### design.v
`timescale 1ns / 1ps
module lms_core #(
    parameter WIDTH = 16,
    parameter FRAC  = 8
)(
    input wire clk,
    input wire rst,
    input wire start,
    input wire signed [WIDTH-1:0] x_in,
    input wire signed [WIDTH-1:0] d_in,
    output reg signed [WIDTH-1:0] y_out,
    output reg signed [WIDTH-1:0] e_out,
    output reg done
);
    localparam signed [WIDTH-1:0] MU_FIXED = 16'd2; 
    reg signed [WIDTH-1:0] w0, w1, w2, w3, w4, w5, w6, w7;
    reg signed [WIDTH-1:0] x0, x1, x2, x3, x4, x5, x6, x7;
    reg [4:0] bit_idx;       
    reg signed [31:0] acc;       
    reg signed [WIDTH-1:0] w_sum;  
    reg signed [WIDTH-1:0] slice_reg; 
    reg signed [31:0] slice_shifted;
    reg signed [WIDTH-1:0] term0, term1, term2, term3, term4, term5, term6, term7;
    reg [2:0] state;
    localparam IDLE = 0, CALC_OFFSET = 1, CALC_SLICE = 2, CALC_ACC = 3, CALC_E = 4, UPDATE_W = 5;
    function signed [WIDTH-1:0] fixed_mul;
        input signed [WIDTH-1:0] a, b;
        reg signed [2*WIDTH-1:0] res;
        begin
            res = a * b;
            fixed_mul = res >>> FRAC;
        end
    endfunction
    always @(posedge clk) begin
        if (rst) begin
            w0<=0; w1<=0; w2<=0; w3<=0; w4<=0; w5<=0; w6<=0; w7<=0;
            x0<=0; x1<=0; x2<=0; x3<=0; x4<=0; x5<=0; x6<=0; x7<=0;
            y_out <= 0; e_out <= 0; done <= 0;
            state <= IDLE;
        end else begin
            case (state)
                IDLE: begin
                    done <= 0;
                    if (start) begin
                        x7<=x6; x6<=x5; x5<=x4; x4<=x3; x3<=x2; x2<=x1; x1<=x0;
                        x0 <= x_in;
                        state <= CALC_OFFSET;
                    end
                end
                CALC_OFFSET: begin
                    w_sum = w0 + w1 + w2 + w3 + w4 + w5 + w6 + w7;
                    acc <= -w_sum; 
                    bit_idx <= 0; 
                    state <= CALC_SLICE;
                end
                CALC_SLICE: begin
                    if (bit_idx == WIDTH-1) begin
                         slice_reg <= (x0[bit_idx] ? -w0 : w0) + 
                                      (x1[bit_idx] ? -w1 : w1) + 
                                      (x2[bit_idx] ? -w2 : w2) + 
                                      (x3[bit_idx] ? -w3 : w3) + 
                                      (x4[bit_idx] ? -w4 : w4) + 
                                      (x5[bit_idx] ? -w5 : w5) + 
                                      (x6[bit_idx] ? -w6 : w6) + 
                                      (x7[bit_idx] ? -w7 : w7);
                    end else begin
                         slice_reg <= (x0[bit_idx] ? w0 : -w0) + 
                                      (x1[bit_idx] ? w1 : -w1) + 
                                      (x2[bit_idx] ? w2 : -w2) + 
                                      (x3[bit_idx] ? w3 : -w3) + 
                                      (x4[bit_idx] ? w4 : -w4) + 
                                      (x5[bit_idx] ? w5 : -w5) + 
                                      (x6[bit_idx] ? w6 : -w6) + 
                                      (x7[bit_idx] ? w7 : -w7);
                    end
                    state <= CALC_ACC;
                end
                CALC_ACC: begin
                    slice_shifted = {{16{slice_reg[15]}}, slice_reg};
                    acc <= acc + (slice_shifted <<< bit_idx);
                    if (bit_idx == WIDTH-1)
                        state <= CALC_E;
                    else begin
                        bit_idx <= bit_idx + 1;
                        state <= CALC_SLICE;
                    end
                end
                CALC_E: begin
                    y_out <= acc >>> 9;
                    e_out <= d_in - (acc >>> 9);
                    state <= UPDATE_W;
                end
                UPDATE_W: begin
                    term0 = fixed_mul(MU_FIXED, x0);
                    term1 = fixed_mul(MU_FIXED, x1);
                    term2 = fixed_mul(MU_FIXED, x2);
                    term3 = fixed_mul(MU_FIXED, x3);
                    term4 = fixed_mul(MU_FIXED, x4);
                    term5 = fixed_mul(MU_FIXED, x5);
                    term6 = fixed_mul(MU_FIXED, x6);
                    term7 = fixed_mul(MU_FIXED, x7);
                    if (e_out > 0) begin
                        w0 <= w0 + term0; w1 <= w1 + term1; w2 <= w2 + term2; w3 <= w3 + term3;
                        w4 <= w4 + term4; w5 <= w5 + term5; w6 <= w6 + term6; w7 <= w7 + term7;
                    end else if (e_out < 0) begin
                        w0 <= w0 - term0; w1 <= w1 - term1; w2 <= w2 - term2; w3 <= w3 - term3;
                        w4 <= w4 - term4; w5 <= w5 - term5; w6 <= w6 - term6; w7 <= w7 - term7;
                    end
                    done <= 1;
                    state <= IDLE;
                end
            endcase
        end
    end
endmodule
### run.sh
#!/bin/bash
# the make line also repeats each setting of config.mk as NAME=value (left out here)
make -C /OpenROAD-flow-scripts/flow DESIGN_CONFIG=/design/flow/config.mk WORK_HOME=/design/flow/orfs CLKGATE_MAP_FILE= finish
### config.mk
export PLATFORM = sky130hd
export DESIGN_NAME = lms_core
export DESIGN_NICKNAME = lms_core
export VERILOG_FILES = /design/flow/design.v
export SDC_FILE = /design/flow/constraint.sdc
export NUM_CORES = 4
export LEC_CHECK = 0
export CAP_MARGIN = 20
export CORE_MARGIN = 2
export CORE_UTILIZATION = 65
export SLEW_MARGIN = 20
### constraint.sdc
create_clock -name core_clock -period 6.22 [get_ports {clk}]
set_input_delay 1.2440 -clock core_clock [delete_from_list [all_inputs] [get_ports {clk}]]
set_output_delay 1.2440 -clock core_clock [all_outputs]
set_load 0.01 [all_outputs]
==> results of run 1 <==
timing repair:
action / CTS / global route
setup endpoints to repair: 8 / 18
pin swaps: 54 / 37
gates resized: 86 / 69
setup buffers: 20 / 10
gates cloned: 3 / 0
through the flow:
step | hold slack, ps | util (%) | std cells
5_1_grt | 475 | 75.6 | 5352
3_3_place_gp | 433 | 71.4 | 5249
3_5_place_dp | 444 | 71.4 | 5249
4_1_cts | 456 | 75.0 | 5345
2_1_floorplan | 429 | - | 4403
6_report | 456 | 75.6 | 5352
per-layer routing:
layer	wire (microns)	track usage, %	vias to the layer above
met4	4310	14.0	2
met2	50300	63.1	1396
met5	19	0	-
met3	11400	7.17	236
li1	-	-	15200
met1	44900	52.8	15300
area by class of cell:
cell class | count | share of cell area [%]
clock buffer | 58 | 2.83
clock inverter | 16 | 0.474
inverter | 476 | 4.40
multi-input combinational | 3394 | 64.4
sequential | 341 | 17.9
tap | 696 | 2.14
timing repair buffer | 371 | 7.87
==> flow_summary.yaml, run 1 <==
# synthesis and place-and-route metrics
synthesis:
  ys_top_cells_by_area: "dfxtp_1, fa_1, xnor2_1"
  synth.avg_cell_area_sq_um: 8.04
  ys_cells: 4403
  ys_seq_share_pct: 20.6
  ys.flops: 341
  synthDistinctLibCells: 68
  largest_area_cell: "dfxtp_1"
  top_cell: "nand2_1"
  synth_cells: 4403
  xor_area_share_pct: 11.0
  top_area_share_pct: 16.7
  ys_chip_area_sq_um: 35400
  synth.logic.top_family: "adder cells"
  ys_sh_aoi_pct: 14.6
  synth.cell_area_sq_um: 35400
  yosys.area_share.simple_pct: 18.6
  edf_count: 46
  yosys_warnings: 1
  async_flop_share_pct: 0
  top_cells_by_count: "nand2_1, inv_1, a21oi_1, xnor2_1, nor2_1"
  ys_sh_mux_pct: 5.04
  syn_nets: 4925
  adder_share_pct: 22.9
  ff_type: "dfxtp_1"
floorplanning:
  rows: 85
  coreArea_sq_um: 53800
  initial_core_util_pct: 65.8
  boundaryPins: 68
  fp.dieH_microns: 237
  die_x_microns: 237
  die_area_sq_um: 56300
run_status:
  status: "finished with violations"
  failed_checks: "setup timing"
critical_path:
  cp-startpoint: "bit_idx[0]"
  cp-end-kind: "flop"
  worstSetupPathType: "flop to flop"
  worstReg2RegStart: "bit_idx[0]"
  cp_num_buf_inv: 6
  r2r_slack_ps: -350
  cp-endpoint: "slice_reg[14]"
  crit_path_start_kind: "flop"
  critPathMaxFanout: 5
  path_common_cell: "fa_1"
  critPathRequiredTime_ps: 6550
  regToRegEndpoint: "slice_reg[14]"
  cp_slowest_stage_delay_ps: 610
  arrival_ps: 6910
  reg2regPathDepth: 25
  critPathTopFamily: "adder cells"
  cp_slowest_cell: "mux4_2"
  cp.depth: 25
power_and_ir_drop:
  pwr-share-clk_pct: 46.1
  leakagePower_nw: 17.3
  p_comb_share_pct: 10.3
  powerDensity_nw_per_um2: 128
  top_power_group: "clock"
  intPower_mw: 3.85
  ir_drop_mv: 0.237
  p_sw_mw: 1.35
  power_sequential_mw: 2.27
  powerClk_mw: 2.40
  pg_comb_mw: 0.537
  seqPwrFrac_pct: 43.6
  swShare_pct: 26.0
  p_total_mw: 5.20
cts:
  cts_buffer_depth: 3
  root_buffer: "clkbuf_16"
  hold_buffers: 0
  cts_made_buffers: 40
  cts_tree: "done"
  clkLatencyLatePin_ps: 600
  clkTransAtPathRegs_ps: 60
  cts_max_level: 2
  cts_sinks: 341
global_route:
  grt_pass1_wl_mm: 171
  grt_pass1_vias: 31100
  grt_overflow: 0
  grt_max_degree: 152
  gr-usage-all-layers_pct: 39.1
  antenna_found_initial: 1
layout:
  area.growth.synth_to_final_pct: 14.9
  final_net_count: 5146
  postLayoutCellArea_sq_um: 40700
  regArea_sq_um: 7290
  fillers: 4208
  logic_area_sq_um: 26200
placed_design:
  place.gp.congestion: 1.02
  place_area_sq_um: 38400
  dp_hpwl_mm: 87.5
  pre_cts_slack_ps: -491
  portBuffers: 67
timing:
  setup_viol: 7
  final_hold_viol_count: 0
  rsz0062_at_grt: "true"
  tns_ps: -1390
  slew_headroom_pct: 33.0
  drv_slew: 0
  fmax_mhz: 152
  setup_ws_ps: -355
  tightestPinTransition_ps: 1010
  fin_crit_ps: 6570
  finalCritPeriodShare_pct: 106
  fin_skew_ps: 29.1
routing:
  dr_total_vias: 32100
  drc_errors: 0
  wl_mm: 111
  drt-initial-drc-count: 3126
  drtPass1Iterations: 5
  drtAntennaViolNets: 0
  viasPerCell: 6.00
  wl_per_cell_microns: 20.7
  diodes: 0
worst_hold_path:
  hold_path_depth: 2
  hold_start: "x7[0]"
  hp-class: "flop to flop"
  worstHoldEndpoint: "x7[0]"
run:
  cap_violations: 0
  warnings: 33
==> run 2: changes to the inputs <==
ABC_AREA = 1   (was not set)
CAP_MARGIN = 0   (was 20)
CORE_UTILIZATION = 72   (was 65)
CTS_CLUSTER_DIAMETER = 54   (was not set)
MAX_ROUTING_LAYER = met4   (was not set)
SETUP_SLACK_MARGIN = 0.51   (was not set)
clock period = 6.18 ns   (was 6.22 ns; I/O delays follow)
==> run 2 against run 1 <==
Compared with the run above:
- the layout still fails its checks (setup timing)
- clock skew is 17 ps higher
- largest cell class unchanged
- flip-flop count unchanged
- register-to-register slack is essentially flat
==> flow_summary.yaml, run 2 <==
# synthesis and place-and-route metrics
synthesis:
  yosys_warnings: 1
  synth.logic.top_family: "adder cells"
  ys.flops: 341
  top_area_share_pct: 16.6
  adder_share_pct: 22.8
  ys_sh_aoi_pct: 19.6
  top_cell: "nand2_1"
  synthDistinctLibCells: 55
  ys_top_cells_by_area: "dfxtp_1, fa_1, o21ai_0"
  synth_cells: 5110
  yosys.area_share.simple_pct: 18.8
  top_cells_by_count: "nand2_1, inv_1, o21ai_0, a21oi_1, nor2_1"
  ys_sh_mux_pct: 0.0563
  syn_nets: 5632
  synth.avg_cell_area_sq_um: 6.95
  async_flop_share_pct: 0
  edf_count: 46
  xor_area_share_pct: 7.10
  synth.cell_area_sq_um: 35500
  ys_cells: 5110
  ys_seq_share_pct: 20.5
  ys_chip_area_sq_um: 35500
  ff_type: "dfxtp_1"
  largest_area_cell: "dfxtp_1"
critical_path:
  cp_slowest_stage_delay_ps: 740
  worstSetupPathType: "flop to flop"
  r2r_slack_ps: -350
  worstReg2RegStart: "bit_idx[0]"
  critPathMaxFanout: 8
  cp-endpoint: "slice_reg[15]"
  cp.depth: 31
  critPathTopFamily: "adder cells"
  cp-end-kind: "flop"
  critPathRequiredTime_ps: 6580
  cp_num_buf_inv: 9
  crit_path_start_kind: "flop"
  arrival_ps: 6940
  cp_slowest_cell: "fa_1"
  path_common_cell: "inv_1"
  cp-startpoint: "bit_idx[0]"
  regToRegEndpoint: "slice_reg[15]"
  reg2regPathDepth: 31
placed_design:
  pre_cts_slack_ps: -70.8
  dp_hpwl_mm: 98.0
  place.gp.congestion: 1.18
  portBuffers: 67
routing:
  wl_mm: 140
  drtPass1Iterations: 10
  wl_per_cell_microns: 23.2
  viasPerCell: 6.52
  drtAntennaViolNets: 0
  drt-initial-drc-count: 6322
  drc_errors: 0
  dr_total_vias: 39200
run_status:
  status: "finished with violations"
  failed_checks: "setup timing"
global_route:
  grt_overflow: 0
  gr-usage-all-layers_pct: 54.0
  antenna_found_initial: 6
  grt_pass1_wl_mm: 204
  grt_pass1_vias: 36800
  grt_max_degree: 132
run:
  warnings: 33
  cap_violations: 0
floorplanning:
  initial_core_util_pct: 72.7
  die_x_microns: 226
  boundaryPins: 68
  fp.dieH_microns: 226
  die_area_sq_um: 51100
  coreArea_sq_um: 48800
  rows: 81
timing:
  finalCritPeriodShare_pct: 106
  tightestPinTransition_ps: 1030
  setup_viol: 9
  slew_headroom_pct: 30.9
  rsz0062_at_grt: "true"
  fin_crit_ps: 6530
  fin_skew_ps: 45.9
  drv_slew: 0
  timing.hold.ws_ps: 478
  final_hold_viol_count: 0
  fmax_mhz: 153
  setup_ws_ps: -354
power_and_ir_drop:
  power_sequential_mw: 2.43
  p_comb_share_pct: 38.5
  intPower_mw: 5.23
  ir_drop_mv: 0.280
  top_power_group: "combinational cells"
  powerClk_mw: 2.86
  p_total_mw: 8.59
  pg_comb_mw: 3.30
  swShare_pct: 39.1
  leakagePower_nw: 20.5
  pwr-share-clk_pct: 33.3
  seqPwrFrac_pct: 28.2
  powerDensity_nw_per_um2: 206
  p_sw_mw: 3.35
worst_hold_path:
  hold_path_depth: 2
  hold_start: "x2[5]"
  worstHoldEndpoint: "x2[5]"
  hp-class: "flop to flop"
cts:
  cts_buffer_depth: 3
  root_buffer: "clkbuf_16"
  cts_sinks: 341
  cts_made_buffers: 44
  cts_max_level: 2
  clkLatencyLatePin_ps: 650
  hold_buffers: 0
  cts_tree: "done"
  clkTransAtPathRegs_ps: 70
layout:
  area.growth.synth_to_final_pct: 17.4
  final_net_count: 5832
  fillers: 2899
## run 2: repair_timing
item / CTS / global route
pin swaps: 145 / 71
gates cloned: 11 / 2
endpoints found under the setup margin: 23 / 25
hold endpoints to repair: 0 / 0
buffers inserted: 61 / 24
resized: 342 / 146
## run 2: through the flow
| step | cells | utilization, % | area, sq um | TNS, ps |
|---|---|---|---|---|
| global route | 6015 | 85.4 | 41700 | -2650 |
| global placement | 5830 | 77.2 | 37700 | 0 |
| finish | 6015 | 85.4 | 41700 | -1820 |
| CTS | 5983 | 83.9 | 41000 | 0 |
| floorplan | 5110 | - | 35500 | 0 |
| detailed placement | 5830 | 77.2 | 37700 | -95.8 |
## run 2: cell type report
cell class	instances	area, sq um	share of cell area, %
Multi-Input combinational cell	3748	25500	61.2
Sequential cell	341	7300	17.5
Timing Repair Buffer	351	3340	7.99
Inverter	824	3170	7.59
Clock buffer	58	1260	3.01
Tap cell	664	831	1.99
Clock inverter	23	303	0.726
Antenna cell	6	15.0	0.0360
## run 2: per-layer routing
metal / share of wire (%) / track usage, % / vias to the layer above
li1: - / - / 16900
met5: 0 / - / -
met3: 15 / 18.2 / 1013
met4: 9.8 / 35.6 / 0
met1: 34 / 64.3 / 17900
met2: 41 / 77.9 / 3366
==> run 3: changes to the inputs <==
ABC_AREA = not set   (was 1)
CAP_MARGIN = 20   (was 0)
CELL_PAD_IN_SITES_DETAIL_PLACEMENT = 1   (was not set)
CELL_PAD_IN_SITES_GLOBAL_PLACEMENT = 3   (was not set)
CORE_ASPECT_RATIO = 0.8   (was not set)
CORE_UTILIZATION = 40   (was 72)
CTS_CLUSTER_DIAMETER = 125   (was 54)
CTS_CLUSTER_SIZE = 14   (was not set)
GPL_TIMING_DRIVEN = 0   (was not set)
HOLD_SLACK_MARGIN = 0.05   (was not set)
MAX_ROUTING_LAYER = not set   (was met4)
MIN_ROUTING_LAYER = met2   (was not set)
SETUP_SLACK_MARGIN = 1.16   (was 0.51)
SLEW_MARGIN = 25   (was 20)
clock period = 7.55 ns   (was 6.18 ns; I/O delays follow)
==> run 3 against run 2 <==
Compared with the run above:
- now clean on timing, DRC and antenna
- register-to-register slack better by 610 ps
- routed wire length is 21% higher
- global-route usage is 2.6 points higher
- combinational power is 84% lower
- final cell count is 3.5% lower
- clock skew is 27 ps higher
- setup slack better by 610 ps
- critical path depth is 4 lower
- clock power is 41% lower
- total power is 52% lower
- via count is 18% higher
- critical path type unchanged
- critical endpoint is now slice_reg[14]
- highest routed layer is now met5
==> flow_summary.yaml, run 3 <==
# synthesis and place-and-route metrics
synthesis:
  yosys_warnings: 1
  top_area_share_pct: 16.7
  synth.logic.top_family: "adder cells"
  syn_nets: 4925
  synth.avg_cell_area_sq_um: 8.04
  ff_type: "dfxtp_1"
  yosys.area_share.simple_pct: 18.6
  top_cells_by_count: "nand2_1, inv_1, a21oi_1, xnor2_1, nor2_1"
  largest_area_cell: "dfxtp_1"
  ys_cells: 4403
  ys_sh_aoi_pct: 14.6
  top_cell: "nand2_1"
  ys_seq_share_pct: 20.6
  synth_cells: 4403
  ys_sh_mux_pct: 5.04
  adder_share_pct: 22.9
  ys_top_cells_by_area: "dfxtp_1, fa_1, xnor2_1"
  synth.cell_area_sq_um: 35400
  edf_count: 46
  ys.flops: 341
  async_flop_share_pct: 0
  synthDistinctLibCells: 68
  xor_area_share_pct: 11.0
  ys_chip_area_sq_um: 35400
routing:
  drc_errors: 0
  wl_per_cell_microns: 29.2
  wl_mm: 170
  drt-initial-drc-count: 8263
  drtPass1Iterations: 11
  viasPerCell: 8.00
  drtAntennaViolNets: 0
  dr_total_vias: 46400
power_and_ir_drop:
  powerDensity_nw_per_um2: 102
  intPower_mw: 2.76
  top_power_group: "registers"
  powerClk_mw: 1.69
  pg_comb_mw: 0.540
  power_sequential_mw: 1.88
  pwr-share-clk_pct: 41.0
  leakagePower_nw: 16.3
  p_comb_share_pct: 13.1
  ir_drop_mv: 0.238
  seqPwrFrac_pct: 45.8
  p_sw_mw: 1.35
  swShare_pct: 32.8
timing:
  setup_viol: 0
  fmax_mhz: 137
  rsz0062_at_grt: "true"
  tightestPinTransition_ps: 1410
  tns_ps: 0
  drv_slew: 0
  slew_headroom_pct: 6.28
  finalCritPeriodShare_pct: 96.6
  fin_crit_ps: 7290
  final_hold_viol_count: 0
  fin_skew_ps: 73.2
global_route:
  grt_overflow: 0
  busiest_layer: "met3"
  grt_pass1_vias: 53300
  gr-usage-all-layers_pct: 56.6
  antenna_found_initial: 7
  grt_max_degree: 18
  use_met2_pct: 56.3
  grt_pass1_wl_mm: 250
  grt.met1_usage_pct: 0
  met3_usage_pct: 80.7
floorplanning:
  rows: 97
  initial_core_util_pct: 40.4
  die_area_sq_um: 90900
  boundaryPins: 68
  die_x_microns: 337
  coreArea_sq_um: 87600
  fp.dieH_microns: 270
cts:
  cts_sinks: 341
  hold_buffers: 0
  clkLatencyLatePin_ps: 760
  cts_tree: "done"
  cts_made_buffers: 30
  cts_buffer_depth: 3
  clkTransAtPathRegs_ps: 80
  root_buffer: "clkbuf_16"
  cts_max_level: 1
critical_path:
  cp-endpoint: "slice_reg[14]"
  worstReg2RegStart: "bit_idx[0]"
  cp_num_buf_inv: 8
  critPathRequiredTime_ps: 8010
  crit_path_start_kind: "flop"
  cp.depth: 27
  cp-end-kind: "flop"
  cp_slowest_stage_delay_ps: 730
  critPathTopFamily: "adder cells"
  cp_slowest_cell: "mux4_2"
  worstSetupPathType: "flop to flop"
  r2r_slack_ps: 260
  cp-startpoint: "bit_idx[0]"
  arrival_ps: 7750
  reg2regPathDepth: 27
  critPathMaxFanout: 8
  regToRegEndpoint: "slice_reg[14]"
placed_design:
  place_inst: 5660
  place.gp.congestion: 1.06
  dp_hpwl_mm: 130
  portBuffers: 67
layout:
  final_net_count: 5104
  fillers: 10600
  logic_area_sq_um: 26400
  regArea_sq_um: 7330
  stdcell_count: 5803
  area.growth.synth_to_final_pct: 14.2
run:
  cap_violations: 0
  warnings: 31
worst_hold_path:
  hold_path_depth: 2
  worstHoldEndpoint: "x7[3]"
  hold_start: "x7[3]"
  hp-class: "flop to flop"
run_status:
  status: "timing/DRC/antenna clean"
-- run 3: timing repair --
| action | in CTS | in global routing |
|---|---|---|
| setup buffers | 48 | 27 |
| pin swaps | 50 | 45 |
| cloned | 1 | 0 |
| resized | 148 | 134 |
| setup endpoints to repair | 37 | 55 |
-- run 3: layout make-up --
class	instances	area share (%)
timing repair buffer	147	3.51
multi-input combinational	3394	65.3
clock inverter	4	0.195
buffer	192	2.70
clock buffer	39	1.94
inverter	476	4.45
tap	1188	3.68
sequential	341	18.1
antenna	22	0.136
-- run 3: routing by layer --
metal  vias up  part of all wire (%)
met5         -                   2.9
met4       175                    12
met3      1875                    45
met2     13800                    40
met1     15600                     0
li1      15000                     -
-- run 3: metrics by stage --
step / setup slack [ps] / power [mW] / util, % / area, sq um / hold slack, ps
after CTS: 564 / 3.96 / 45.2 / 39600 / 464
after global placement: -1000 / 2.38 / 43.0 / 37700 / 444
after floorplan: 1140 / 2.20 / - / 35500 / 429
after detailed placement: -772 / 2.38 / 43.1 / 37700 / 444
final: 255 / 4.11 / 46.1 / 40400 / 456
after global routing: -23.0 / 4.14 / 46.1 / 40400 / 492
==> run 4: changes to the inputs <==
CELL_PAD_IN_SITES_DETAIL_PLACEMENT = not set   (was 1)
CELL_PAD_IN_SITES_GLOBAL_PLACEMENT = not set   (was 3)
CORE_ASPECT_RATIO = not set   (was 0.8)
CORE_UTILIZATION = 71   (was 40)
CTS_CLUSTER_DIAMETER = 380   (was 125)
CTS_CLUSTER_SIZE = 48   (was 14)
GPL_TIMING_DRIVEN = not set   (was 0)
HOLD_SLACK_MARGIN = 0.29   (was 0.05)
MIN_ROUTING_LAYER = not set   (was met2)
PLACE_DENSITY_LB_ADDON = 0.01   (was not set)
SETUP_SLACK_MARGIN = 1.26   (was 1.16)
SLEW_MARGIN = 40   (was 25)
clock period = 4.31 ns   (was 7.55 ns; I/O delays follow)
==> run 4 against run 3 <==
Compared with the run above:
- synthesized cell count unchanged
- the run now fails in global routing
- die area decreased by 43%
- area after synthesis unchanged
==> flow_summary.yaml, run 4 <==
# physical design summary
synthesis:
  top_area_share_pct: 16.7
  async_flop_share_pct: 0
  ys_sh_aoi_pct: 14.6
  ys_cells: 4403
  largest_area_cell: "dfxtp_1"
  synth.logic.top_family: "adder cells"
  edf_count: 46
  xor_area_share_pct: 11.0
  ys_top_cells_by_area: "dfxtp_1, fa_1, xnor2_1"
  synth.cell_area_sq_um: 35400
  ys_chip_area_sq_um: 35400
  adder_share_pct: 22.9
  syn_nets: 4925
  top_cells_by_count: "nand2_1, inv_1, a21oi_1, xnor2_1, nor2_1"
  top_cell: "nand2_1"
  ys.flops: 341
  synthDistinctLibCells: 68
  ys_seq_share_pct: 20.6
  yosys_warnings: 1
  ff_type: "dfxtp_1"
  synth.avg_cell_area_sq_um: 8.04
  synth_cells: 4403
  yosys.area_share.simple_pct: 18.6
  ys_sh_mux_pct: 5.04
floorplanning:
  initial_core_util_pct: 72.2
  coreArea_sq_um: 49100
  boundaryPins: 68
  rows: 81
  fp.dieH_microns: 227
  die_x_microns: 227
  die_area_sq_um: 51700
cts:
  cts_buffer_depth: 3
  root_buffer: "clkbuf_16"
  hold_buffers: 0
  cts_sinks: 341
  cts_max_level: 1
  cts_made_buffers: 11
run_status:
  first-error: "[ERROR GRT-0232] Routing congestion too high. Check the congestion heatmap in the GUI."
  status: "did not finish"
  lastStage: "global routing"
placed_design:
  pre_cts_slack_ps: -2290
  place_inst: 5640
  portBuffers: 67
  place.gp.congestion: 1.09
  dp_hpwl_mm: 103
global_route:
  grt_overflow: 98
  gr-usage-all-layers_pct: 80.2
-- run 4: timing repair --
| action | in CTS |
|---|---|
| endpoints found under the setup margin | 146 |
| pin swaps | 119 |
| setup buffers | 59 |
| resized | 184 |
| cloned | 9 |
-- run 4: layer usage --
layer,track usage [%],overflow
met1,80.0,8
met2,93.3,37
met3,69.7,14
met4,76.3,39
met5,48.7,0
-- run 4: metrics by stage --
stage	area, sq um	TNS [ps]
CTS	43900	-46200
floorplan	36100	-33980
global placement	42200	-41930
detailed placement	42200	-45680
==> run 5: changes to the inputs <==
ABC_AREA = 1   (was not set)
CORE_UTILIZATION = 72   (was 71)
CTS_CLUSTER_DIAMETER = 376   (was 380)
CTS_CLUSTER_SIZE = 99   (was 48)
HOLD_SLACK_MARGIN = not set   (was 0.29)
PLACE_DENSITY = 0.42   (was not set)
PLACE_DENSITY_LB_ADDON = not set   (was 0.01)
SETUP_SLACK_MARGIN = not set   (was 1.26)
SLEW_MARGIN = 20   (was 40)
clock period = 2.3 ns   (was 4.31 ns; I/O delays follow)
==> run 5 against run 4 <==
Compared with the run above:
- the run fails in clock tree synthesis
- die area fell by 1.0%
- synthesized cell count is 16% higher
- area after synthesis increased by 0.37%
==> flow_summary.yaml, run 5 <==
# physical design summary
run_status:
  status: "did not finish"
  lastStage: "clock tree synthesis"
  first-error: "[ERROR DPL-0038] Utilization greater than 100%, impossible to legalize"
floorplanning:
  fp.dieH_microns: 226
  initial_core_util_pct: 72.7
  coreArea_sq_um: 48800
  rows: 81
  die_x_microns: 226
  die_area_sq_um: 51100
  boundaryPins: 68
synthesis:
  synth_cells: 5110
  ys_sh_mux_pct: 0.0563
  edf_count: 46
  ys_seq_share_pct: 20.5
  yosys_warnings: 1
  ys_cells: 5110
  ys_sh_aoi_pct: 19.6
  syn_nets: 5632
  async_flop_share_pct: 0
  ff_type: "dfxtp_1"
  largest_area_cell: "dfxtp_1"
  adder_share_pct: 22.8
  top_cell: "nand2_1"
  synthDistinctLibCells: 55
  ys.flops: 341
  yosys.area_share.simple_pct: 18.8
  synth.avg_cell_area_sq_um: 6.95
  ys_chip_area_sq_um: 35500
  top_area_share_pct: 16.6
  ys_top_cells_by_area: "dfxtp_1, fa_1, o21ai_0"
  xor_area_share_pct: 7.10
  synth.cell_area_sq_um: 35500
  synth.logic.top_family: "adder cells"
  top_cells_by_count: "nand2_1, inv_1, o21ai_0, a21oi_1, nor2_1"
placed_design:
  portBuffers: 67
  dp_hpwl_mm: 137
  place.gp.congestion: 1.17
  pre_cts_slack_ps: -3950
  place_area_sq_um: 46800
  place_inst: 6885
-- run 5: metrics by stage --
stage / hold WS, ps / util, % / setup TNS (ps)
after floorplan: 441 / - / -124390
after global placement: 407 / 95.8 / -190300
after detailed placement: 453 / 95.8 / -235400
==> run 6: changes to the inputs <==
ABC_AREA = not set   (was 1)
CAP_MARGIN = 10   (was 20)
CTS_CLUSTER_DIAMETER = 31   (was 376)
CTS_CLUSTER_SIZE = not set   (was 99)
PLACE_DENSITY = 0.67   (was 0.42)
SETUP_SLACK_MARGIN = 1.22   (was not set)
clock period = 6.83 ns   (was 2.3 ns; I/O delays follow)
==> run 6 against run 5 <==
Compared with the run above:
- the run now finishes clean
- synthesized cell count is 14% lower
- die area is 0.37% lower
- area after synthesis is 0.37% lower
==> flow_summary.yaml, run 6 <==
# synthesis and place-and-route metrics
run_status:
  status: "timing/DRC/antenna clean"
timing:
  fmax_mhz: 149
  finalCritPeriodShare_pct: 98.2
  slew_headroom_pct: 17.3
  tightestPinTransition_ps: 1220
  setup_viol: 0
  setup_ws_ps: 122
  drv_slew: 0
  final_hold_viol_count: 0
  tns_ps: 0
  fin_crit_ps: 6710
  fin_skew_ps: 38.4
  rsz0062_at_grt: "true"
cts:
  clkTransAtPathRegs_ps: 50
  cts_buffer_depth: 3
  cts_sinks: 341
  clkLatencyLatePin_ps: 660
  root_buffer: "clkbuf_16"
  cts_tree: "done"
  cts_made_buffers: 87
  cts_max_level: 3
  hold_buffers: 0
critical_path:
  arrival_ps: 7080
  crit_path_start_kind: "flop"
  r2r_slack_ps: 120
  regToRegEndpoint: "slice_reg[15]"
  cp-startpoint: "bit_idx[0]"
  worstSetupPathType: "flop to flop"
  reg2regPathDepth: 22
  cp-end-kind: "flop"
  critPathTopFamily: "adder cells"
  cp_num_buf_inv: 4
  critPathRequiredTime_ps: 7200
  critPathMaxFanout: 6
  cp-endpoint: "slice_reg[15]"
  cp_slowest_cell: "mux4_2"
  cp.depth: 22
  cp_slowest_stage_delay_ps: 650
  path_common_cell: "fa_1"
  worstReg2RegStart: "bit_idx[0]"
  path_cells: "buf_6 -> buf_12 -> mux4_2 -> mux4_2 -> nor2b_1 -> xnor2_1 -> fa_1 -> fa_1 -> fa_1 -> inv_1 -> fa_1 -> inv_1 -> ha_1 -> a211o_1 -> o211ai_1 -> a21oi_2 -> a211oi_4 -> nor2_2 -> a31oi_1 -> nand3_1 -> a21boi_1 -> a211oi_2"
power_and_ir_drop:
  leakagePower_nw: 17.5
  intPower_mw: 5.35
  powerClk_mw: 4.51
  top_power_group: "clock"
  pg_comb_mw: 0.501
  pwr-share-clk_pct: 63.7
  p_sw_mw: 1.74
  swShare_pct: 24.5
  ir_drop_mv: 0.239
  power_sequential_mw: 2.07
  seqPwrFrac_pct: 29.2
  powerDensity_nw_per_um2: 170
  p_comb_share_pct: 7.1
placed_design:
  portBuffers: 67
  dp_hpwl_mm: 84.3
  place.gp.congestion: 0.992
  pre_cts_slack_ps: 31.2
floorplanning:
  boundaryPins: 68
  coreArea_sq_um: 48700
  die_x_microns: 226
  die_area_sq_um: 50900
  initial_core_util_pct: 72.6
  fp.dieH_microns: 226
  rows: 81
synthesis:
  ys_chip_area_sq_um: 35400
  async_flop_share_pct: 0
  top_cells_by_count: "nand2_1, inv_1, a21oi_1, xnor2_1, nor2_1"
  synth.avg_cell_area_sq_um: 8.04
  largest_area_cell: "dfxtp_1"
  yosys_warnings: 1
  ys_top_cells_by_area: "dfxtp_1, fa_1, xnor2_1"
  top_cell: "nand2_1"
  ys.flops: 341
  synth_cells: 4403
  synth.cell_area_sq_um: 35400
  ys_sh_aoi_pct: 14.6
  adder_share_pct: 22.9
  yosys.area_share.simple_pct: 18.6
  xor_area_share_pct: 11.0
  ys_cells: 4403
  ys_seq_share_pct: 20.6
  synth.logic.top_family: "adder cells"
  ys_sh_mux_pct: 5.04
  ff_type: "dfxtp_1"
  synthDistinctLibCells: 68
  top_area_share_pct: 16.7
  syn_nets: 4925
  edf_count: 46
layout:
  fillers: 2795
  utilization_pct: 85.7
  area.growth.synth_to_final_pct: 18.0
  final_net_count: 5055
routing:
  drt-initial-drc-count: 4008
  drtAntennaViolNets: 0
  diodes: 0
  dr_total_vias: 33800
  viasPerCell: 6.41
  wl_per_cell_microns: 22.4
  wl_mm: 118
  drtPass1Iterations: 6
  drc_errors: 0
global_route:
  grt_overflow: 0
  gr-usage-all-layers_pct: 45.2
  grt_pass1_vias: 32600
  antenna_found_initial: 1
  grt_max_degree: 75
  grt_pass1_wl_mm: 177
worst_hold_path:
  hp-class: "flop to flop"
  hold_path_depth: 2
  worstHoldEndpoint: "x7[5]"
  hold_start: "x7[5]"
run:
  cap_violations: 0
  warnings: 31
-- run 6: layout make-up --
type                            instances  area (sq um)  area share, %
Clock buffer                          105          2380           5.69
Inverter                              476          1790           4.29
Sequential cell                       341          7390           17.7
Tap cell                              664           831           1.99
Timing Repair Buffer                  232          2200           5.28
Clock inverter                         57           866           2.07
Multi-Input combinational cell       3395         26300           63.0
-- run 6: metrics by stage --
step                      instance area (sq um)  hold slack (ps)  power, mW  cells
after global routing                      41800              484       7.22   5270
final                                     41800              464       7.08   5270
after CTS                                 41200              462       7.07   5254
after global placement                    37100              440       2.55   5046
after detailed placement                  37100              447       2.56   5046
after floorplan                           35500              429       2.43   4403
-- run 6: repair_timing --
item	CTS	global route
buffers inserted	40	16
resized	108	139
endpoints found under the setup margin	27	30
pin swaps	47	50
gates cloned	6	0
-- run 6: metal layers --
layer  wire length [microns]  GRT usage, %  share of wire (%)
met5                      13             0              0.011
met1                   43600          57.0                 37
met2                   53500          72.2                 45
met4                    7100          23.5                6.0
met3                   14000          10.9                 12
==> run 7: changes to the inputs <==
CAP_MARGIN = 0   (was 10)
CTS_CLUSTER_DIAMETER = 59   (was 31)
PLACE_DENSITY = not set   (was 0.67)
PLACE_DENSITY_LB_ADDON = 0.0   (was not set)
SETUP_SLACK_MARGIN = 1.21   (was 1.22)
clock period = 6.87 ns   (was 6.83 ns; I/O delays follow)
==> run 7 against run 6 <==
Compared with the run above:
- non-clock buffer count is 6 higher
- global-route usage decreased by 0.74 points
- still clean on timing, DRC and antenna
- clock power decreased by 47%
- critical path depth rose by 5
- critical endpoint is now slice_reg[14]
- clock-buffer cell count fell by 48
- combinational power shrank 1%
- core utilization decreased by 3.0 points
==> flow_summary.yaml, run 7 <==
# synthesis and place-and-route metrics
run_status:
  status: "timing/DRC/antenna clean"
timing:
  drv_slew: 0
  setup_ws_ps: 189
  finalCritPeriodShare_pct: 97.2
  tns_ps: 0
  final_hold_viol_count: 0
  fmax_mhz: 150
  rsz0062_at_grt: "true"
  timing.hold.ws_ps: 466
  setup_viol: 0
  slew_headroom_pct: 32.3
  fin_crit_ps: 6680
  fin_skew_ps: 37.0
  tightestPinTransition_ps: 1020
floorplanning:
  rows: 81
  initial_core_util_pct: 72.6
  coreArea_sq_um: 48700
  boundaryPins: 68
  fp.dieH_microns: 226
  die_area_sq_um: 50900
  die_x_microns: 226
critical_path:
  path_common_cell: "fa_2"
  cp_num_buf_inv: 8
  cp-end-kind: "flop"
  crit_path_start_kind: "flop"
  arrival_ps: 7020
  reg2regPathDepth: 27
  cp_slowest_stage_delay_ps: 580
  cp.depth: 27
  critPathTopFamily: "adder cells"
  critPathRequiredTime_ps: 7200
  cp_slowest_cell: "mux4_2"
  worstSetupPathType: "flop to flop"
  worstReg2RegStart: "bit_idx[0]"
  cp-endpoint: "slice_reg[14]"
  critPathMaxFanout: 8
  regToRegEndpoint: "slice_reg[14]"
  cp-startpoint: "bit_idx[0]"
  r2r_slack_ps: 190
placed_design:
  place_area_sq_um: 37000
  portBuffers: 67
  dp_hpwl_mm: 84.3
  place_inst: 5035
  pre_cts_slack_ps: 141
  place.gp.congestion: 1.03
synthesis:
  ys_seq_share_pct: 20.6
  largest_area_cell: "dfxtp_1"
  ys_chip_area_sq_um: 35400
  ys_sh_mux_pct: 5.04
  adder_share_pct: 22.9
  ff_type: "dfxtp_1"
  ys_cells: 4403
  async_flop_share_pct: 0
  synth.avg_cell_area_sq_um: 8.04
  top_cells_by_count: "nand2_1, inv_1, a21oi_1, xnor2_1, nor2_1"
  xor_area_share_pct: 11.0
  top_cell: "nand2_1"
  ys.flops: 341
  ys_top_cells_by_area: "dfxtp_1, fa_1, xnor2_1"
  syn_nets: 4925
  synth_cells: 4403
  edf_count: 46
  synth.cell_area_sq_um: 35400
  synthDistinctLibCells: 68
  synth.logic.top_family: "adder cells"
  yosys.area_share.simple_pct: 18.6
  ys_sh_aoi_pct: 14.6
  top_area_share_pct: 16.7
  yosys_warnings: 1
layout:
  postLayoutCellArea_sq_um: 40300
  area.growth.synth_to_final_pct: 13.9
  stdcell_count: 5197
  regArea_sq_um: 7330
  final_net_count: 5019
  utilization_pct: 82.7
  fillers: 3079
  logic_area_sq_um: 26500
global_route:
  grt_pass1_wl_mm: 174
  gr-usage-all-layers_pct: 44.5
  grt_pass1_vias: 31700
  grt_max_degree: 96
  grt_overflow: 0
  antenna_found_initial: 4
cts:
  clkTransAtPathRegs_ps: 60
  hold_buffers: 0
  cts_made_buffers: 44
  cts_tree: "done"
  cts_buffer_depth: 3
  root_buffer: "clkbuf_16"
  cts_sinks: 341
  cts_max_level: 2
  clkLatencyLatePin_ps: 620
power_and_ir_drop:
  power_sequential_mw: 2.06
  pwr-share-clk_pct: 48.4
  top_power_group: "clock"
  p_sw_mw: 1.33
  pg_comb_mw: 0.495
  intPower_mw: 3.61
  powerClk_mw: 2.40
  p_total_mw: 4.95
  swShare_pct: 26.9
  powerDensity_nw_per_um2: 123
  leakagePower_nw: 16.7
  p_comb_share_pct: 10.0
  seqPwrFrac_pct: 41.5
  ir_drop_mv: 0.244
worst_hold_path:
  hold_start: "x7[1]"
  hold_path_depth: 2
  hp-class: "flop to flop"
  worstHoldEndpoint: "x7[1]"
run:
  warnings: 29
  cap_violations: 0
routing:
  wl_mm: 116
  drt-initial-drc-count: 4138
  viasPerCell: 6.42
  drtAntennaViolNets: 0
  drtPass1Iterations: 6
  drc_errors: 0
  wl_per_cell_microns: 22.3
  dr_total_vias: 33300
-- run 7: metal layers --
layer,vias to the layer above,global-route usage (%),share of wire [%]
met1,15700,56.6,36
met2,2160,69.5,44
met4,4,23.9,6.8
met5,-,0,0.019
met3,516,11.4,13
li1,15000,-,-
-- run 7: repair_timing --
item | 4_1_cts | 5_1_grt
resized | 148 | 99
cloned | 9 | 0
buffers inserted | 51 | 20
setup endpoints to repair | 26 | 29
pin swaps | 89 | 43
hold endpoints to repair | 0 | 0
-- run 7: final cells by class --
cell class / count / share of cell area (%)
Tap cell: 664 / 2.06
Timing Repair Buffer: 238 / 5.81
Clock inverter: 24 / 0.711
Multi-Input combinational cell: 3396 / 65.8
Antenna cell: 1 / 0.00621
Inverter: 476 / 4.46
Sequential cell: 341 / 18.2
Clock buffer: 57 / 3.01
==> run 8: changes to the inputs <==
ABC_AREA = 1   (was not set)
CAP_MARGIN = 20   (was 0)
CTS_CLUSTER_DIAMETER = 365   (was 59)
CTS_CLUSTER_SIZE = 98   (was not set)
PLACE_DENSITY = 0.42   (was not set)
PLACE_DENSITY_LB_ADDON = not set   (was 0.0)
SETUP_SLACK_MARGIN = not set   (was 1.21)
clock period = 2.3 ns   (was 6.87 ns; I/O delays follow)
==> run 8 against run 7 <==
Compared with the run above:
- the flow now stops in clock tree synthesis
- area after synthesis increased by 0.37%
- die area increased by 0.37%
- synthesized cell count increased by 16%
==> flow_summary.yaml, run 8 <==
# physical design summary
floorplanning:
  rows: 81
  fp.dieH_microns: 226
  boundaryPins: 68
  coreArea_sq_um: 48800
  initial_core_util_pct: 72.7
  die_x_microns: 226
  die_area_sq_um: 51100
synthesis:
  syn_nets: 5632
  xor_area_share_pct: 7.10
  top_cells_by_count: "nand2_1, inv_1, o21ai_0, a21oi_1, nor2_1"
  ys_chip_area_sq_um: 35500
  synth.avg_cell_area_sq_um: 6.95
  yosys_warnings: 1
  largest_area_cell: "dfxtp_1"
  edf_count: 46
  ff_type: "dfxtp_1"
  adder_share_pct: 22.8
  ys.flops: 341
  synth.logic.top_family: "adder cells"
  top_cell: "nand2_1"
  top_area_share_pct: 16.6
  ys_sh_mux_pct: 0.0563
  synth.cell_area_sq_um: 35500
  async_flop_share_pct: 0
  ys_sh_aoi_pct: 19.6
  yosys.area_share.simple_pct: 18.8
  ys_top_cells_by_area: "dfxtp_1, fa_1, o21ai_0"
  synthDistinctLibCells: 55
  ys_seq_share_pct: 20.5
  synth_cells: 5110
  ys_cells: 5110
run_status:
  status: "did not finish"
  lastStage: "clock tree synthesis"
  first-error: "[ERROR DPL-0038] Utilization greater than 100%, impossible to legalize"
placed_design:
  place.gp.congestion: 1.17
  dp_hpwl_mm: 137
  portBuffers: 67
  pre_cts_slack_ps: -3950
run 8: stage by stage:
step	power (mW)	std cells	instance area, sq um
detailed placement	15.8	6885	46800
global placement	14.8	6885	46800
floorplan	11.5	5110	36800
==> run 9: changes to the inputs <==
CORE_ASPECT_RATIO = 1.2   (was not set)
CORE_MARGIN = 4   (was 2)
CORE_UTILIZATION = 35   (was 72)
CTS_CLUSTER_DIAMETER = 54   (was 365)
CTS_CLUSTER_SIZE = not set   (was 98)
GPL_ROUTABILITY_DRIVEN = 0   (was not set)
GPL_TIMING_DRIVEN = 0   (was not set)
MAX_ROUTING_LAYER = met5   (was not set)
MIN_ROUTING_LAYER = met2   (was not set)
PLACE_DENSITY = not set   (was 0.42)
PLACE_DENSITY_LB_ADDON = 0.03   (was not set)
SETUP_SLACK_MARGIN = 0.98   (was not set)
SLEW_MARGIN = 35   (was 20)
clock period = 5.26 ns   (was 2.3 ns; I/O delays follow)
==> run 9 against run 8 <==
Compared with the run above:
- the layout now fails its checks (setup timing)
- area after synthesis unchanged
- synthesized cell count unchanged
- die area increased by 110%
==> flow_summary.yaml, run 9 <==
# synthesis and place-and-route metrics
global_route:
  grt_pass1_wl_mm: 241
  gr-usage-all-layers_pct: 47.1
  grt_pass1_vias: 52900
  grt_overflow: 0
  grt_max_degree: 18
  antenna_found_initial: 16
synthesis:
  largest_area_cell: "dfxtp_1"
  ys_top_cells_by_area: "dfxtp_1, fa_1, o21ai_0"
  top_cells_by_count: "nand2_1, inv_1, o21ai_0, a21oi_1, nor2_1"
  xor_area_share_pct: 7.10
  ff_type: "dfxtp_1"
  edf_count: 46
  ys.flops: 341
  top_area_share_pct: 16.6
  synth.avg_cell_area_sq_um: 6.95
  adder_share_pct: 22.8
  ys_sh_mux_pct: 0.0563
  top_cell: "nand2_1"
  ys_cells: 5110
  synthDistinctLibCells: 55
  yosys_warnings: 1
  syn_nets: 5632
  ys_chip_area_sq_um: 35500
  synth.logic.top_family: "adder cells"
  yosys.area_share.simple_pct: 18.8
  synth_cells: 5110
  ys_sh_aoi_pct: 19.6
  async_flop_share_pct: 0
  ys_seq_share_pct: 20.5
  synth.cell_area_sq_um: 35500
critical_path:
  crit_path_start_kind: "flop"
  arrival_ps: 7040
  cp_slowest_stage_delay_ps: 660
  critPathTopFamily: "adder cells"
  reg2regPathDepth: 30
  cp_num_buf_inv: 9
  worstSetupPathType: "flop to flop"
  worstReg2RegStart: "bit_idx[0]"
  cp.depth: 30
  path_common_cell: "nand2_1"
  regToRegEndpoint: "slice_reg[15]"
  cp-endpoint: "slice_reg[15]"
  r2r_slack_ps: -1380
  cp-startpoint: "bit_idx[0]"
  cp_slowest_cell: "fa_2"
  cp-end-kind: "flop"
  critPathMaxFanout: 10
  critPathRequiredTime_ps: 5660
floorplanning:
  coreArea_sq_um: 100000
  initial_core_util_pct: 35.4
  rows: 127
  fp.dieH_microns: 357
  boundaryPins: 68
  die_x_microns: 299
  die_area_sq_um: 107000
routing:
  dr_total_vias: 50500
  wl_per_cell_microns: 25.5
  drtPass1Iterations: 46
  wl_mm: 172
  drc_errors: 0
  drtAntennaViolNets: 0
  drt-initial-drc-count: 12300
  viasPerCell: 7.48
layout:
  stdcell_count: 6757
  fillers: 10600
  postLayoutCellArea_sq_um: 43300
  final_net_count: 5855
  area.growth.synth_to_final_pct: 21.8
cts:
  cts_buffer_depth: 3
  clkTransAtPathRegs_ps: 60
  cts_sinks: 341
  clkLatencyLatePin_ps: 670
  cts_max_level: 2
  root_buffer: "clkbuf_16"
  cts_made_buffers: 52
  cts_tree: "done"
power_and_ir_drop:
  swShare_pct: 38.6
  pg_comb_mw: 3.48
  powerDensity_nw_per_um2: 234
  leakagePower_nw: 20.4
  seqPwrFrac_pct: 28.1
  powerClk_mw: 3.81
  p_comb_share_pct: 34.3
  ir_drop_mv: 0.248
  p_sw_mw: 3.91
  power_sequential_mw: 2.85
  intPower_mw: 6.23
  top_power_group: "clock"
  p_total_mw: 10.1
  pwr-share-clk_pct: 37.6
timing:
  finalCritPeriodShare_pct: 126
  slew_headroom_pct: 29.8
  drv_slew: 0
  rsz0062_at_grt: "true"
  fin_crit_ps: 6640
  fin_skew_ps: 35.7
  fmax_mhz: 151
  timing.hold.ws_ps: 473
  final_hold_viol_count: 0
  setup_ws_ps: -1380
  tightestPinTransition_ps: 1050
  setup_viol: 27
placed_design:
  dp_hpwl_mm: 137
  portBuffers: 66
  pre_cts_slack_ps: -2040
  place_inst: 6532
  place_area_sq_um: 38600
run_status:
  status: "finished with violations"
  failed_checks: "setup timing"
run:
  cap_violations: 0
  warnings: 30
worst_hold_path:
  hp-class: "flop to flop"
  worstHoldEndpoint: "x2[3]"
  hold_start: "x2[3]"
  hold_path_depth: 2
## run 9: area by class of cell
cell class	instances	area [sq um]	share of cell area, %
multi-input cells	3748	25900	59.9
diodes	28	70.1	0.162
flip-flops and latches	341	7380	17.1
plain buffers	197	1510	3.49
inverters	824	3230	7.47
well taps	1354	1690	3.92
repair buffers	169	1650	3.81
clock buffers	69	1490	3.44
clock inverters	27	342	0.790
## run 9: per-layer routing
| metal | global-route usage (%) | up-vias | part of all wire (%) |
|---|---|---|---|
| met2 | 57.0 | 14100 | 46 |
| met5 | 23.8 | - | 1.6 |
| met4 | 17.1 | 76 | 16 |
| li1 | - | 16900 | - |
| met1 | - | 17500 | 0 |
| met3 | 56.3 | 2098 | 37 |
## run 9: per-stage QoR
| step | setup TNS, ps | utilization [%] |
|---|---|---|
| 6_report | -14140 | 43.1 |
| 5_1_grt | -20090 | 43.1 |
| 3_5_place_dp | -47410 | 38.5 |
| 2_1_floorplan | -318 | - |
| 3_3_place_gp | -46400 | 38.4 |
| 4_1_cts | -12870 | 41.4 |
## run 9: what timing repair did
item | in CTS | in global routing
setup buffers | 31 | 63
gates resized | 254 | 329
pin swaps | 51 | 115
hold buffers | 0 | 0
setup endpoints to repair | 157 | 83
cloned | 1 | 6
==> run 10: changes to the inputs <==
ABC_AREA = not set   (was 1)
CELL_PAD_IN_SITES_GLOBAL_PLACEMENT = 3   (was not set)
CORE_ASPECT_RATIO = not set   (was 1.2)
CORE_MARGIN = 2   (was 4)
CORE_UTILIZATION = 40   (was 35)
CTS_CLUSTER_DIAMETER = 125   (was 54)
GPL_ROUTABILITY_DRIVEN = not set   (was 0)
GPL_TIMING_DRIVEN = not set   (was 0)
HOLD_SLACK_MARGIN = 0.03   (was not set)
MAX_ROUTING_LAYER = not set   (was met5)
PLACE_DENSITY_LB_ADDON = not set   (was 0.03)
SETUP_SLACK_MARGIN = not set   (was 0.98)
SLEW_MARGIN = 25   (was 35)
clock period = 8.0 ns   (was 5.26 ns; I/O delays follow)
==> run 10 against run 9 <==
Compared with the run above:
- the run now finishes clean
- combinational power shrank 89%
- register-to-register slack gained 1900 ps
- hold slack lost 58 ps
- final cell count shrank 17%
- core utilization grew 1.1 points
- critical path type unchanged
==> flow_summary.yaml, run 10 <==
# synthesis and place-and-route metrics
routing:
  viasPerCell: 7.69
  drc_errors: 0
  wl_per_cell_microns: 23.3
  drt-initial-drc-count: 6706
  drtAntennaViolNets: 0
  wl_mm: 130
  dr_total_vias: 43000
  drtPass1Iterations: 40
synthesis:
  xor_area_share_pct: 11.0
  top_cell: "nand2_1"
  synth.logic.top_family: "adder cells"
  synth.cell_area_sq_um: 35400
  ys_sh_mux_pct: 5.04
  top_cells_by_count: "nand2_1, inv_1, a21oi_1, xnor2_1, nor2_1"
  ys_chip_area_sq_um: 35400
  ys.flops: 341
  yosys.area_share.simple_pct: 18.6
  ys_top_cells_by_area: "dfxtp_1, fa_1, xnor2_1"
  edf_count: 46
  synthDistinctLibCells: 68
  async_flop_share_pct: 0
  synth_cells: 4403
  ys_sh_aoi_pct: 14.6
  synth.avg_cell_area_sq_um: 8.04
  ff_type: "dfxtp_1"
  ys_cells: 4403
  ys_seq_share_pct: 20.6
  top_area_share_pct: 16.7
  yosys_warnings: 1
  adder_share_pct: 22.9
  syn_nets: 4925
  largest_area_cell: "dfxtp_1"
run:
  cap_violations: 0
  warnings: 31
run_status:
  status: "timing/DRC/antenna clean"
critical_path:
  cp_slowest_stage_delay_ps: 910
  critPathMaxFanout: 25
  arrival_ps: 7800
  critPathTopFamily: "adder cells"
  regToRegEndpoint: "slice_reg[12]"
  r2r_slack_ps: 540
  cp_slowest_cell: "edfxtp_1"
  reg2regPathDepth: 26
  cp-endpoint: "slice_reg[12]"
  path_common_cell: "fa_1"
  cp.depth: 26
  cp-startpoint: "bit_idx[2]"
  worstSetupPathType: "flop to flop"
  critPathRequiredTime_ps: 8340
  crit_path_start_kind: "flop"
  cp-end-kind: "flop"
  cp_num_buf_inv: 5
  worstReg2RegStart: "bit_idx[2]"
power_and_ir_drop:
  p_sw_mw: 1.25
  p_comb_share_pct: 9.0
  p_total_mw: 4.45
  powerClk_mw: 2.27
  pwr-share-clk_pct: 51.1
  intPower_mw: 3.20
  top_power_group: "clock"
  power_sequential_mw: 1.77
  swShare_pct: 28.0
  pg_comb_mw: 0.400
  powerDensity_nw_per_um2: 114
  leakagePower_nw: 16.0
  ir_drop_mv: 0.142
  seqPwrFrac_pct: 39.9
cts:
  root_buffer: "clkbuf_16"
  cts_sinks: 341
  clkTransAtPathRegs_ps: 60
  clkLatencyLatePin_ps: 660
  cts_buffer_depth: 3
  hold_buffers: 0
  cts_max_level: 2
  cts_made_buffers: 47
  cts-resized-gates: 0
  postCtsSetupBuffers: 0
  cts_tree: "done"
floorplanning:
  rows: 109
  boundaryPins: 68
  fp.dieH_microns: 301
  die_area_sq_um: 90900
  initial_core_util_pct: 40.2
  coreArea_sq_um: 88100
  die_x_microns: 301
global_route:
  met3_usage_pct: 58.4
  antenna_found_initial: 3
  busiest_layer: "met3"
  grt.met1_usage_pct: 0
  grt_pass1_wl_mm: 191
  grt_max_degree: 111
  grt_pass1_vias: 46600
  grt_overflow: 0
  use_met2_pct: 49.6
  gr-usage-all-layers_pct: 42.3
placed_design:
  dp_hpwl_mm: 102
  portBuffers: 67
  pre_cts_slack_ps: 740
  place.gp.congestion: 0.985
timing:
  fmax_mhz: 134
  fin_crit_ps: 7460
  rsz0062_at_grt: "false"
  drv_slew: 0
  tns_ps: 0
  fin_skew_ps: 63.8
  slew_headroom_pct: 24.2
  final_hold_viol_count: 0
  setup_viol: 0
  finalCritPeriodShare_pct: 93.3
  setup_ws_ps: 540
  tightestPinTransition_ps: 1130
layout:
  final_net_count: 4913
  area.growth.synth_to_final_pct: 10.1
worst_hold_path:
  worstHoldEndpoint: "state[2]"
  hold_path_depth: 1
  hold_start: "state[3]"
  hp-class: "flop to flop"
[run 10: per-layer routing]
| metal | share of wire (%) | wire, microns |
|---|---|---|
| met1 | 0 | 0 |
| met2 | 49 | 63300 |
| met3 | 43 | 55500 |
| met4 | 7.5 | 9770 |
| met5 | 1.5 | 1910 |
[run 10: final cells by class]
| class | instances | area (sq um) |
|---|---|---|
| fill | 9155 | 49100 |
| multi-input combinational | 3394 | 25600 |
| sequential | 341 | 7290 |
| inverter | 476 | 1790 |
| tap | 1165 | 1460 |
| clock buffer | 64 | 1330 |
| timing repair buffer | 131 | 1180 |
| clock inverter | 24 | 293 |
| antenna | 5 | 12.5 |
[run 10: stage by stage]
step	hold slack, ps	area (sq um)	utilization (%)	cells
global placement	445	37300	42.4	5507
detailed placement	447	37300	42.4	5507
global route	432	39000	44.2	5597
CTS	411	38900	44.2	5595
finish	414	39000	44.2	5600
floorplan	429	35400	-	4403
==> run 11: changes to the inputs <==
CELL_PAD_IN_SITES_DETAIL_PLACEMENT = 2   (was not set)
CELL_PAD_IN_SITES_GLOBAL_PLACEMENT = not set   (was 3)
CORE_ASPECT_RATIO = 0.94   (was not set)
CORE_UTILIZATION = 22   (was 40)
CTS_CLUSTER_DIAMETER = not set   (was 125)
CTS_CLUSTER_SIZE = 50   (was not set)
GPL_ROUTABILITY_DRIVEN = 0   (was not set)
GPL_TIMING_DRIVEN = 0   (was not set)
HOLD_SLACK_MARGIN = not set   (was 0.03)
MIN_ROUTING_LAYER = met1   (was met2)
PLACE_DENSITY_LB_ADDON = 0.14   (was not set)
SLEW_MARGIN = 20   (was 25)
clock period = 8.39 ns   (was 8.0 ns; I/O delays follow)
==> run 11 against run 10 <==
Compared with the run above:
- final area rose by 4.1%
- critical path depth fell by 1
- still clean on timing, DRC and antenna
- sequential share of layout area fell by 0.75 points
- core utilization fell by 19 points
- non-clock buffer count rose by 133
- clock-buffer cell count rose by 3
- area after synthesis did not move
- sequential power fell by 5%
- first-iteration DRC count fell by 75%
- final cell count rose by 19%
- flip-flop count did not move
- via count fell by 25%
==> flow_summary.yaml, run 11 <==
# synthesis and place-and-route metrics
run_status:
  status: "timing/DRC/antenna clean"
synthesis:
  ff_type: "dfxtp_1"
  synth.avg_cell_area_sq_um: 8.04
  yosys.area_share.simple_pct: 18.6
  yosys_warnings: 1
  xor_area_share_pct: 11.0
  adder_share_pct: 22.9
  synth.logic.top_family: "adder cells"
  async_flop_share_pct: 0
  ys.flops: 341
  top_cell: "nand2_1"
  top_cells_by_count: "nand2_1, inv_1, a21oi_1, xnor2_1, nor2_1"
  synth.cell_area_sq_um: 35400
  ys_chip_area_sq_um: 35400
  ys_seq_share_pct: 20.6
  top_area_share_pct: 16.7
  synthDistinctLibCells: 68
  ys_sh_mux_pct: 5.04
  ys_cells: 4403
  syn_nets: 4925
  edf_count: 46
  largest_area_cell: "dfxtp_1"
  ys_top_cells_by_area: "dfxtp_1, fa_1, xnor2_1"
  synth_cells: 4403
  ys_sh_aoi_pct: 14.6
critical_path:
  critPathMaxFanout: 10
  cp-end-kind: "flop"
  critPathRequiredTime_ps: 8780
  path_common_cell: "fa_1"
  worstSetupPathType: "flop to flop"
  cp-endpoint: "slice_reg[14]"
  cp_slowest_stage_delay_ps: 660
  critPathTopFamily: "adder cells"
  reg2regPathDepth: 25
  cp_num_buf_inv: 6
  cp.depth: 25
  regToRegEndpoint: "slice_reg[14]"
  cp-startpoint: "bit_idx[2]"
  cp_slowest_cell: "edfxtp_1"
  worstReg2RegStart: "bit_idx[2]"
  crit_path_start_kind: "flop"
  arrival_ps: 8450
  r2r_slack_ps: 320
timing:
  finalCritPeriodShare_pct: 96.2
  slew_headroom_pct: 22.9
  tightestPinTransition_ps: 1160
  fmax_mhz: 124
  final_hold_viol_count: 0
  fin_skew_ps: 15.7
  rsz0062_at_grt: "false"
  fin_crit_ps: 8070
  drv_slew: 0
  setup_viol: 0
  setup_ws_ps: 320
global_route:
  grt_pass1_wl_mm: 233
  grt_overflow: 0
  antenna_found_initial: 13
  met3_usage_pct: 2.18
  grt.met1_usage_pct: 25.9
  gr-usage-all-layers_pct: 19.2
  busiest_layer: "met2"
  grt_pass1_vias: 34600
  use_met2_pct: 33.0
  grt_max_degree: 22
routing:
  drc_errors: 0
  drt-initial-drc-count: 1671
  wl_per_cell_microns: 24.0
  wl_mm: 160
  viasPerCell: 4.82
  dr_total_vias: 32100
  drtPass1Iterations: 5
  drtAntennaViolNets: 0
cts:
  cts_buffer_depth: 3
  cts_tree: "done"
  root_buffer: "clkbuf_16"
  cts_sinks: 341
  cts_max_level: 2
  cts_made_buffers: 48
  clkTransAtPathRegs_ps: 60
  clkLatencyLatePin_ps: 660
power_and_ir_drop:
  power_sequential_mw: 1.69
  pg_comb_mw: 0.423
  swShare_pct: 28.2
  powerDensity_nw_per_um2: 108
  p_sw_mw: 1.24
  ir_drop_mv: 0.148
  leakagePower_nw: 16.1
  top_power_group: "clock"
  seqPwrFrac_pct: 38.5
  powerClk_mw: 2.27
  pwr-share-clk_pct: 51.9
  intPower_mw: 3.15
  p_comb_share_pct: 9.6
  p_total_mw: 4.38
layout:
  fillers: 18600
  area.growth.synth_to_final_pct: 14.6
  regArea_sq_um: 7290
  logic_area_sq_um: 25600
  utilization_pct: 25.4
  postLayoutCellArea_sq_um: 40600
  final_net_count: 5047
floorplanning:
  coreArea_sq_um: 160000
  fp.dieH_microns: 393
  initial_core_util_pct: 22.2
  boundaryPins: 68
  die_area_sq_um: 164000
  rows: 142
  die_x_microns: 418
run:
  warnings: 26
  cap_violations: 0
placed_design:
  place_area_sq_um: 38800
  portBuffers: 67
  dp_hpwl_mm: 136
  pre_cts_slack_ps: -946
worst_hold_path:
  hold_path_depth: 2
  worstHoldEndpoint: "x7[5]"
  hold_start: "x7[5]"
  hp-class: "flop to flop"
## run 11: metal layers
layer / vias to the layer above / wire length (microns)
li1: 15000 / -
met1: 16500 / 74500
met2: 526 / 75300
met3: 137 / 6750
met4: 2 / 3260
met5: - / 13
## run 11: what timing repair did
item / in CTS / in global routing
hold buffers: 0 / 0
gates cloned: 0 / 0
resized: 17 / 21
pin swaps: 2 / 1
setup endpoints to repair: 8 / 4
setup buffers: 3 / 1
## run 11: metrics by stage
step / instances / hold slack [ps] / setup TNS (ps)
after floorplan: 4403 / 429 / 0
after global placement: 6558 / 443 / -3120
after detailed placement: 6562 / 450 / -3310
after CTS: 6653 / 458 / 0
after global routing: 6652 / 487 / 0
final: 6657 / 456 / 0
## run 11: final cells by class
type	count	share of cell area, %
antenna	5	0.0308
buffer	189	1.96
clock buffer	67	3.49
clock inverter	22	0.697
inverter	476	4.42
multi-input combinational	3394	63.1
sequential	341	18.0
tap	2088	6.44
timing repair buffer	75	1.86
==> run 12: changes to the inputs <==
CELL_PAD_IN_SITES_DETAIL_PLACEMENT = not set   (was 2)
CORE_ASPECT_RATIO = not set   (was 0.94)
CORE_UTILIZATION = 72   (was 22)
CTS_CLUSTER_DIAMETER = 54   (was not set)
CTS_CLUSTER_SIZE = not set   (was 50)
GPL_ROUTABILITY_DRIVEN = not set   (was 0)
GPL_TIMING_DRIVEN = not set   (was 0)
MIN_ROUTING_LAYER = not set   (was met1)
PLACE_DENSITY_LB_ADDON = not set   (was 0.14)
SETUP_SLACK_MARGIN = 0.51   (was not set)
clock period = 6.18 ns   (was 8.39 ns; I/O delays follow)
==> run 12 against run 11 <==
Compared with the run above:
- the layout now fails its checks (setup timing)
- sequential share of layout area is 0.20 points lower
- combinational power rose by about 30%
- flip-flop count unchanged
- global-route usage rose by 25 points
- final cell count fell by 20%
- critical path depth did not move
- via count increased by 5.7%
==> flow_summary.yaml, run 12 <==
# synthesis and place-and-route metrics
run_status:
  status: "finished with violations"
  failed_checks: "setup timing"
synthesis:
  edf_count: 46
  syn_nets: 4925
  ys_seq_share_pct: 20.6
  synthDistinctLibCells: 68
  ys_top_cells_by_area: "dfxtp_1, fa_1, xnor2_1"
  synth.avg_cell_area_sq_um: 8.04
  yosys.area_share.simple_pct: 18.6
  ff_type: "dfxtp_1"
  xor_area_share_pct: 11.0
  synth_cells: 4403
  ys_cells: 4403
  async_flop_share_pct: 0
  top_area_share_pct: 16.7
  largest_area_cell: "dfxtp_1"
  yosys_warnings: 1
  ys.flops: 341
  top_cell: "nand2_1"
  top_cells_by_count: "nand2_1, inv_1, a21oi_1, xnor2_1, nor2_1"
  synth.logic.top_family: "adder cells"
  ys_chip_area_sq_um: 35400
  ys_sh_mux_pct: 5.04
  ys_sh_aoi_pct: 14.6
  synth.cell_area_sq_um: 35400
  adder_share_pct: 22.9
layout:
  fillers: 2968
  postLayoutCellArea_sq_um: 41300
  area.growth.synth_to_final_pct: 16.5
  final_net_count: 5168
  utilization_pct: 84.6
timing:
  tightestPinTransition_ps: 1220
  drv_slew: 0
  finalCritPeriodShare_pct: 108
  fmax_mhz: 149
  setup_ws_ps: -513
  final_hold_viol_count: 0
  fin_skew_ps: 27.6
  rsz0062_at_grt: "true"
  fin_crit_ps: 6690
  slew_headroom_pct: 17.3
  setup_viol: 9
power_and_ir_drop:
  pwr-share-clk_pct: 49.7
  intPower_mw: 4.13
  top_power_group: "clock"
  p_total_mw: 5.63
  ir_drop_mv: 0.224
  powerClk_mw: 2.80
  seqPwrFrac_pct: 40.5
  leakagePower_nw: 17.6
  power_sequential_mw: 2.28
  p_comb_share_pct: 9.8
  powerDensity_nw_per_um2: 136
  swShare_pct: 26.5
  p_sw_mw: 1.49
  pg_comb_mw: 0.551
global_route:
  antenna_found_initial: 1
  gr-usage-all-layers_pct: 44.5
  grt_overflow: 0
  grt_pass1_vias: 32100
  grt_pass1_wl_mm: 174
  grt_max_degree: 96
worst_hold_path:
  worstHoldEndpoint: "state[2]"
  hold_path_depth: 1
  hp-class: "flop to flop"
  hold_start: "state[3]"
routing:
  wl_met1_mm: 44.1
  drtAntennaViolNets: 0
  drt-initial-drc-count: 3913
  drtPass1Iterations: 6
  wl_mm: 117
  viasPerCell: 6.35
  drc_errors: 0
  wl_per_cell_microns: 21.9
  highest_layer: "met4"
  dr_total_vias: 34000
  met3WireLength_mm: 13.5
  route.met2.wl_mm: 52.2
floorplanning:
  coreArea_sq_um: 48700
  initial_core_util_pct: 72.6
  die_x_microns: 226
  die_area_sq_um: 50900
  fp.dieH_microns: 226
  rows: 81
  boundaryPins: 68
cts:
  cts_buffer_depth: 3
  hold_buffers: 0
  clkLatencyLatePin_ps: 600
  cts_tree: "done"
  cts_made_buffers: 45
  root_buffer: "clkbuf_16"
  cts_max_level: 2
  clkTransAtPathRegs_ps: 70
  cts_sinks: 341
placed_design:
  dp_hpwl_mm: 87.1
  place_area_sq_um: 38400
  portBuffers: 67
  place.gp.congestion: 1.02
critical_path:
  critPathMaxFanout: 5
  reg2regPathDepth: 25
  worstReg2RegStart: "bit_idx[0]"
  cp_num_buf_inv: 7
  worstSetupPathType: "flop to flop"
  cp-startpoint: "bit_idx[0]"
  critPathTopFamily: "adder cells"
  critPathRequiredTime_ps: 6520
  r2r_slack_ps: -510
  cp-endpoint: "slice_reg[15]"
  path_common_cell: "fa_1"
  cp_slowest_stage_delay_ps: 620
  cp-end-kind: "flop"
  regToRegEndpoint: "slice_reg[15]"
  arrival_ps: 7030
  cp_slowest_cell: "mux4_2"
  cp.depth: 25
  crit_path_start_kind: "flop"
run:
  warnings: 31
  cap_violations: 0
==> run 12: through the flow <==
stage          std cells  setup slack [ps]  setup TNS (ps)  hold WS (ps)
6_report            5347              -513           -3240           460
5_1_grt             5346              -647           -4120           468
4_1_cts             5322              -306           -1390           458
3_5_place_dp        5219              -567           -3120           446
3_3_place_gp        5219              -369           -1490           442
2_1_floorplan       4403              -231            -789           429
==> run 12: metal layers <==
metal | track usage, % | vias up
met5 | 0 | -
met4 | 22.1 | 0
met3 | 9.29 | 489
met2 | 70.5 | 2078
met1 | 58.0 | 16100
li1 | - | 15300
==> run 12: cell type report <==
| type | instances | area (sq um) | area share [%] |
|---|---|---|---|
| clock inverters | 24 | 302 | 0.731 |
| clock buffers | 59 | 1280 | 3.10 |
| inverters | 476 | 1790 | 4.34 |
| well taps | 664 | 831 | 2.01 |
| multi-input cells | 3395 | 26400 | 63.9 |
| flip-flops and latches | 341 | 7330 | 17.8 |
| repair buffers | 387 | 3360 | 8.15 |
| diodes | 1 | 2.50 | 0.00607 |
==> run 12: timing repair <==
| action | in CTS | in global routing |
|---|---|---|
| pin swaps | 65 | 76 |
| setup endpoints to repair | 26 | 28 |
| resized | 92 | 136 |
| gates cloned | 3 | 1 |
| buffers inserted | 17 | 23 |
Power and IR drop assume default switching activity.
